==> yarrow <==
Design module_mini_cpu, start of the top module:
module module_mini_cpu(
    input clk,               
    input rst,               
    input power,             
    input send,              
    input [17:0] switches,   
    output wire [7:0] data,  
    output wire rs,          
    output wire rw,          
    output wire en,          
    output wire lcd_on,      
    output wire lcd_blon     
);
    localparam OFF        = 3'd0;
    localparam IDLE       = 3'd1;
    localparam FETCH      = 3'd2;
    localparam DECODE     = 3'd3;
    localparam EXECUTE    = 3'd4;
    localparam UPDATE_LCD = 3'd5;
    reg [2:0] state;
    reg system_on;
    reg prev_power;
    reg prev_send;
    reg [2:0] opcode;
    reg [3:0] dest_reg;
    reg [3:0] src1_reg;
    reg [3:0] src2_reg;
    reg [15:0] immediate;
    reg use_immediate;
    reg is_load;
    wire [15:0] mem_read_data1;
    wire [15:0] mem_read_data2;
    reg [3:0] mem_read_addr1;
    reg [3:0] mem_read_addr2;
    reg [3:0] mem_write_addr;
    reg [15:0] mem_write_data;
    reg mem_write_en;
    reg mem_reset;
    wire [15:0] alu_result;
    wire [15:0] alu_in_A;
    wire [15:0] alu_in_B;
    assign alu_in_A = mem_read_data1;
    assign alu_in_B = (use_immediate) ? immediate : mem_read_data2;
    reg lcd_update_en;
    wire [15:0] lcd_reg_value;
    memory mem_inst (
        .clk(clk),
        .reset(mem_reset),
        .read_reg1(mem_read_addr1),
        .read_reg2(mem_read_addr2),
        .write_reg(mem_write_addr),
        .write_data(mem_write_data),
        .reg_write_en(mem_write_en),
        .read_data1(mem_read_data1),
        .read_data2(mem_read_data2)
    );
    module_alu alu_inst (
        .register_A(alu_in_A),
        .register_B(alu_in_B),
		  .sendButton(send),
        .opcode(opcode),
        .result(alu_result)
    );
    lcd lcd_inst (
        .clk_50MHz(clk),
        .reset_n(system_on & ~rst),     
        .system_on(system_on),
  ...
Settings: LEC_CHECK=0, CAP_MARGIN=20, CELL_PAD_IN_SITES_DETAIL_PLACEMENT=2, CORE_MARGIN=2, CORE_UTILIZATION=47, CTS_CLUSTER_SIZE=26, MAX_ROUTING_LAYER=met4, MIN_ROUTING_LAYER=met2, PLACE_DENSITY=0.67, SLEW_MARGIN=20; clock period 30.2 ns.
run.sh (not shown) runs the stock make flow with config.mk's settings and CLKGATE_MAP_FILE=.
==> inputs of tundra, as changes to yarrow <==
Settings changed: CELL_PAD_IN_SITES_DETAIL_PLACEMENT 2 to unset, CORE_UTILIZATION 47 to 72, CTS_CLUSTER_SIZE 26 to unset, MIN_ROUTING_LAYER met2 to unset, PLACE_DENSITY 0.67 to unset, SETUP_SLACK_MARGIN set to 1.37.
==> flow/constraint.sdc (replaced) <==
create_clock -name core_clock -period 13.8 [get_ports {clk}]
set_input_delay 2.7600 -clock core_clock [delete_from_list [all_inputs] [get_ports {clk}]]
set_output_delay 2.7600 -clock core_clock [all_outputs]
set_load 0.01 [all_outputs]
==> notes <==
- yarrow did not get past 5_1_grt with GRT-0116. tundra reached the layout checks and failed them: setup timing.
- In synthesized cell count, tundra and yarrow do not differ.
- Die size: yarrow is higher than tundra (52%).
- In area after synthesis, tundra and yarrow do not differ.
==> figures <==
item                                                                             yarrow                     tundra
Outcome                                                                  did not finish            failed layout checks
Last stage reached                                                              5_1_grt                          -
Violated checks                                                                       -               setup timing
Post-CTS setup repair buffer count                                                    0                        119
Std cell rows                                                                       105                         85
Die height                                                                       291 um                     236 um
Depth of the CTS H-tree                                                               2                          2
Leading cell type by number of instances after synthesis       sky130_fd_sc_hd__nand2_1   sky130_fd_sc_hd__nand2_1
Floorplan-stage core utilization                                                  47.4%                      72.4%
Resized Gates After CTS                                                               0                        134
Area fraction in full adders, half adders and majority gates                      19.0%                      19.0%
Horizontal extent of the die                                                     291 um                     236 um
Cell total in the yosys stat output                                                4093                       4093
Share of the yosys chip area belonging to registers                               29.5%                      29.5%
Cell area after placement                                                    0.0402 mm2                 0.0406 mm2
Post-placement worst setup slack                                                8300 ps                    -437 ps
Final Wtd Congestion                                                               1.07                       1.01
Placed cell count                                                                  5049                       4708
Core Footprint                                                               0.0820 mm2                 0.0536 mm2
Die outline area                                                             0.0849 mm2                 0.0558 mm2
Multiplexer share of the synthesized area                                         11.0%                      11.0%
CTS buffer count                                                                     51                         41
DP Wirelength                                                                 162000 um                   87900 um
Top cell type by total area after synthesis                   sky130_fd_sc_hd__edfxtp_1  sky130_fd_sc_hd__edfxtp_1
Post-synthesis xor/xnor area fraction                                             1.88%                      1.88%

---

==> job 4711: inputs <==
module_mini_cpu again, from the RTL that the note above started with.
Settings: LEC_CHECK=0, ABC_AREA=1, CAP_MARGIN=20, CORE_MARGIN=2, CORE_UTILIZATION=72, CTS_CLUSTER_DIAMETER=199, CTS_CLUSTER_SIZE=99, PLACE_DENSITY=0.4, SETUP_SLACK_MARGIN=1.63, SLEW_MARGIN=20; clock period 5.48 ns.
==> job 843 (differences from job 4711) <==
==> flow/config.mk (replaced) <==
export PLATFORM = sky130hd
export DESIGN_NAME = module_mini_cpu
export DESIGN_NICKNAME = module_mini_cpu
export VERILOG_FILES = /design/flow/design.v
export SDC_FILE = /design/flow/constraint.sdc
export NUM_CORES = 4
export LEC_CHECK = 0
export CAP_MARGIN = 20
export CORE_MARGIN = 2
export CORE_UTILIZATION = 65
export PLACE_DENSITY = 0.6
export SLEW_MARGIN = 20
==> flow/constraint.sdc (replaced) <==
create_clock -name core_clock -period 14.7 [get_ports {clk}]
set_input_delay 2.9400 -clock core_clock [delete_from_list [all_inputs] [get_ports {clk}]]
set_output_delay 2.9400 -clock core_clock [all_outputs]
set_load 0.01 [all_outputs]
==> results <==
Of job 843 and job 4711, job 843 has the higher die size (gap about 13%, measured against job 4711).
Synthesized area: job 843 is larger than job 4711 (about 2.6%).
In job 4711 the synthesized cell count is higher than in job 843, by about 24%.
Job 843 completed with no timing, DRC or antenna violations. Job 4711 stopped in 5_1_grt.
==> figures <==
Aoi share: job 4711 0.119; job 843 0.142
Standard cell core area: job 4711 52200 sq um; job 843 59000 sq um
Starting density of the core: job 4711 0.724; job 843 0.658
Total cell area at the placement stage: job 4711 44800 sq um; job 843 40000 sq um
Site row count: job 4711 84; job 843 89
Avg Inst Size Synth: job 4711 7.49 sq um; job 843 9.49 sq um
Xor+xnor area frac: job 4711 0.00820; job 843 0.0188
Mux area share: job 4711 0; job 843 0.110
Outcome: job 4711 did not finish; job 843 timing/DRC/antenna clean
Last stage reached: job 4711 5_1_grt; job 843 -
RD Place Congestion: job 4711 1.04; job 843 0.972
Yosys cell count: job 4711 5055; job 843 4093
H-Tree Level Count: job 4711 1; job 843 2
Post-CTS Resized: job 4711 185; job 843 31
Part of the Yosys area used for sequential elements: job 4711 0.302; job 843 0.295
Top cell type's share of synthesized area: job 4711 0.226; job 843 0.220

---

==> v31 <==
Starting RTL as in the previous note.
## module_mini_cpu
module module_mini_cpu(
    input clk,               
    input rst,               
    input power,             
    input send,              
    input [17:0] switches,   
    output wire [7:0] data,  
    output wire rs,          
    output wire rw,          
    output wire en,          
    output wire lcd_on,      
    output wire lcd_blon     
);
    localparam OFF        = 3'd0;
    localparam IDLE       = 3'd1;
    localparam FETCH      = 3'd2;
    localparam DECODE     = 3'd3;
    localparam EXECUTE    = 3'd4;
    localparam UPDATE_LCD = 3'd5;
    reg [2:0] state;
    reg system_on;
    reg prev_power;
    reg prev_send;
    reg [2:0] opcode;
    reg [3:0] dest_reg;
    reg [3:0] src1_reg;
    reg [3:0] src2_reg;
    reg [15:0] immediate;
    reg use_immediate;
    reg is_load;
    wire [15:0] mem_read_data1;
    wire [15:0] mem_read_data2;
    reg [3:0] mem_read_addr1;
    reg [3:0] mem_read_addr2;
    reg [3:0] mem_write_addr;
    reg [15:0] mem_write_data;
    reg mem_write_en;
    reg mem_reset;
    wire [15:0] alu_result;
    wire [15:0] alu_in_A;
    wire [15:0] alu_in_B;
    assign alu_in_A = mem_read_data1;
    assign alu_in_B = (use_immediate) ? immediate : mem_read_data2;
    reg lcd_update_en;
    wire [15:0] lcd_reg_value;
    memory mem_inst (
        .clk(clk),
        .reset(mem_reset),
        .read_reg1(mem_read_addr1),
        .read_reg2(mem_read_addr2),
        .write_reg(mem_write_addr),
        .write_data(mem_write_data),
        .reg_write_en(mem_write_en),
        .read_data1(mem_read_data1),
        .read_data2(mem_read_data2)
    );
    module_alu alu_inst (
  ...
make LEC_CHECK=0 ABC_AREA=1 CAP_MARGIN=20 CORE_MARGIN=2 CORE_UTILIZATION=71 CTS_CLUSTER_DIAMETER=321 CTS_CLUSTER_SIZE=13 PLACE_DENSITY_LB_ADDON=0.02 SETUP_SLACK_MARGIN=2.81 SLEW_MARGIN=20 finish   # period 16.3 ns
==> v32 (differences from v31) <==
Settings changed: ABC_AREA 1 to unset, CORE_UTILIZATION 71 to 72, CTS_CLUSTER_DIAMETER 321 to unset, CTS_CLUSTER_SIZE 13 to 36, PLACE_DENSITY_LB_ADDON 0.02 to unset, SETUP_SLACK_MARGIN 2.81 to unset.
==> flow/constraint.sdc (replaced) <==
create_clock -name core_clock -period 14.4 [get_ports {clk}]
set_input_delay 2.8800 -clock core_clock [delete_from_list [all_inputs] [get_ports {clk}]]
set_output_delay 2.8800 -clock core_clock [all_outputs]
set_load 0.01 [all_outputs]
==> qor summary <==
metric	v32	v31
Skew final	24.60 ps	49.90 ps
Routed wire length on met2	55710 µm	49260 µm
Clock transition time at the flip-flop clock pins of the worst setup and hold paths	70 ps	60 ps
Max Clock Freq	71.40 MHz	78.66 MHz
Max-slew headroom at the worst pin	15.97%	26.55%
Sequential share of the synthesized area	29.47%	30.24%
Detailed placer's ending HPWL	84450 µm	80460 µm
Status	timing/DRC/antenna clean	timing/DRC/antenna clean
Worst-Skew Late Latency	570 ps	600 ps
Worst hold path stage count	1	2
Switching component of the power	0.001649 W	0.001575 W
Worst Reg2Reg Path Length in Cells	75	88
Die Y-Extent	236.2 µm	234.9 µm
Power share of the clock group	25.6%	22.4%
Data arrival, critical path	14420 ps	13110 ps
Sequential fraction of design power	30.3%	30.8%
Internal reg-to-reg setup slack	390 ps	3590 ps
Core utilization before placement	72.43%	71.86%
Critical-path top delay cell	sky130_fd_sc_hd__mux4_2	sky130_fd_sc_hd__dfxtp_4
Net switching fraction of the power	37.18%	40.77%
Synthesized instance count	4093	5055
Area fraction in xor and xnor cells	1.882%	0.8201%
End-of-flow core utilization	79.63%	75.32%
Die area	55800 µm²	55150 µm²
Area added between synthesis and finish	9.939%	4.818%
Worst hold slack across all endpoints	457.7 ps	452.1 ps
M1 GR Usage	54.75%	54.21%

---

==> run a: inputs <==
Starting RTL as in the previous note.
clock: 10.1 ns
lec_check: 0
abc_area: 1
cap_margin: 20
core_margin: 2
core_utilization: 71
cts_cluster_diameter: 268
cts_cluster_size: 15
place_density: 0.6
slew_margin: 20
==> run b: changes against run a <==
==> flow/config.mk (replaced) <==
export PLATFORM = sky130hd
export DESIGN_NAME = module_mini_cpu
export DESIGN_NICKNAME = module_mini_cpu
export VERILOG_FILES = /design/flow/design.v
export SDC_FILE = /design/flow/constraint.sdc
export NUM_CORES = 4
export LEC_CHECK = 0
export CAP_MARGIN = 40
export CORE_ASPECT_RATIO = 0.57
export CORE_MARGIN = 4
export CORE_UTILIZATION = 28
export CTS_CLUSTER_DIAMETER = 125
export GPL_ROUTABILITY_DRIVEN = 1
export HOLD_SLACK_MARGIN = 0.11
export MIN_ROUTING_LAYER = met2
export PLACE_DENSITY = 0.52
export SETUP_SLACK_MARGIN = 0.59
export SLEW_MARGIN = 20
==> flow/constraint.sdc (replaced) <==
create_clock -name core_clock -period 11.5 [get_ports {clk}]
set_input_delay 2.3000 -clock core_clock [delete_from_list [all_inputs] [get_ports {clk}]]
set_output_delay 2.3000 -clock core_clock [all_outputs]
set_load 0.01 [all_outputs]
==> run c: changes against run a <==
--- a/flow/config.mk
+++ b/flow/config.mk
@@ -7,8 +7,5 @@
 export LEC_CHECK = 0
-export ABC_AREA = 1
 export CAP_MARGIN = 20
 export CORE_MARGIN = 2
-export CORE_UTILIZATION = 71
-export CTS_CLUSTER_DIAMETER = 268
-export CTS_CLUSTER_SIZE = 15
+export CORE_UTILIZATION = 40
 export PLACE_DENSITY = 0.6
==> flow/constraint.sdc (replaced) <==
create_clock -name core_clock -period 18.2 [get_ports {clk}]
set_input_delay 3.6400 -clock core_clock [delete_from_list [all_inputs] [get_ports {clk}]]
set_output_delay 3.6400 -clock core_clock [all_outputs]
set_load 0.01 [all_outputs]
==> run d: changes against run a <==
==> flow/config.mk (replaced) <==
export PLATFORM = sky130hd
export DESIGN_NAME = module_mini_cpu
export DESIGN_NICKNAME = module_mini_cpu
export VERILOG_FILES = /design/flow/design.v
export SDC_FILE = /design/flow/constraint.sdc
export NUM_CORES = 4
export LEC_CHECK = 0
export CAP_MARGIN = 10
export CELL_PAD_IN_SITES_GLOBAL_PLACEMENT = 3
export CORE_ASPECT_RATIO = 1.05
export CORE_MARGIN = 2
export CORE_UTILIZATION = 50
export CTS_CLUSTER_SIZE = 56
export GPL_ROUTABILITY_DRIVEN = 1
export GPL_TIMING_DRIVEN = 1
export MIN_ROUTING_LAYER = met2
export PLACE_DENSITY_LB_ADDON = 0.04
export SETUP_SLACK_MARGIN = 1.97
export SLEW_MARGIN = 20
==> flow/constraint.sdc (replaced) <==
create_clock -name core_clock -period 19.0 [get_ports {clk}]
set_input_delay 3.8000 -clock core_clock [delete_from_list [all_inputs] [get_ports {clk}]]
set_output_delay 3.8000 -clock core_clock [all_outputs]
set_load 0.01 [all_outputs]
==> notes <==
- In run b the clock-buffer cell count is lower than in run c, by 10.
- Clock skew: run c is lower than run b (0.011 ns).
- Fmax: run b is higher than run c (23%).
- In run b the combinational power is larger than in run c, by 140%.
- Run b produced a layout that fails on negative setup slack. Run c completed without violations. Run d stopped in global placement without I/O on FLW-0024. Run a ended with an error in global routing on GRT-0232.
- In run c the first-iteration DRC count is lower than in run b, by 62%.
- Of run c and run b, run b has the higher sequential power (gap 37%, measured against run b).
- Of run b and run c, run b has the higher via count (gap about 54%, measured against run c).
- Against run a, the die area of run d is larger by about 45%.
==> figures <==
item	run a	run d	run c	run b
Outcome	did not finish	did not finish	complete, no violations	finished with violations
Last stage reached	global routing	global placement without I/O	-	-
Layout check failures	-	-	-	negative setup slack
Portion of total power attributed to the clock network	-	-	27.4%	24.7%
CTS Root Cell	sky130_fd_sc_hd__clkbuf_16	-	sky130_fd_sc_hd__clkbuf_16	sky130_fd_sc_hd__clkbuf_16
Relative slew margins	-	-	14.9%	37.0%
Top routing layer used	-	-	met5	met5
Utilization after layout	-	-	43.7%	37.4%
Mean area per synthesized cell	7.49 um^2	9.49 um^2	9.49 um^2	9.49 um^2
Fillers	-	-	9354	13553
Final period util	-	-	91.7%	118%
Register area	-	-	0.0115 mm^2	0.0115 mm^2
Launch point of the worst hold path	-	-	mem_read_addr2[3]$_SDFFE_PP0P_	lcd_inst.line1[3][5]$_SDFFE_PN1P_
Max-slew violation count	-	-	0	0
Switching power of the nets	-	-	1.28 mW	2.69 mW
Floorplan die width	235 um	276 um	316 um	501 um
CTS buffer count	34	-	47	46
Skew-Pair Late Insertion Delay	-	-	0.64 ns	0.68 ns
Largest fanout of any net on the critical path	-	-	39	8
Power is estimated from default activity; no workload was simulated.
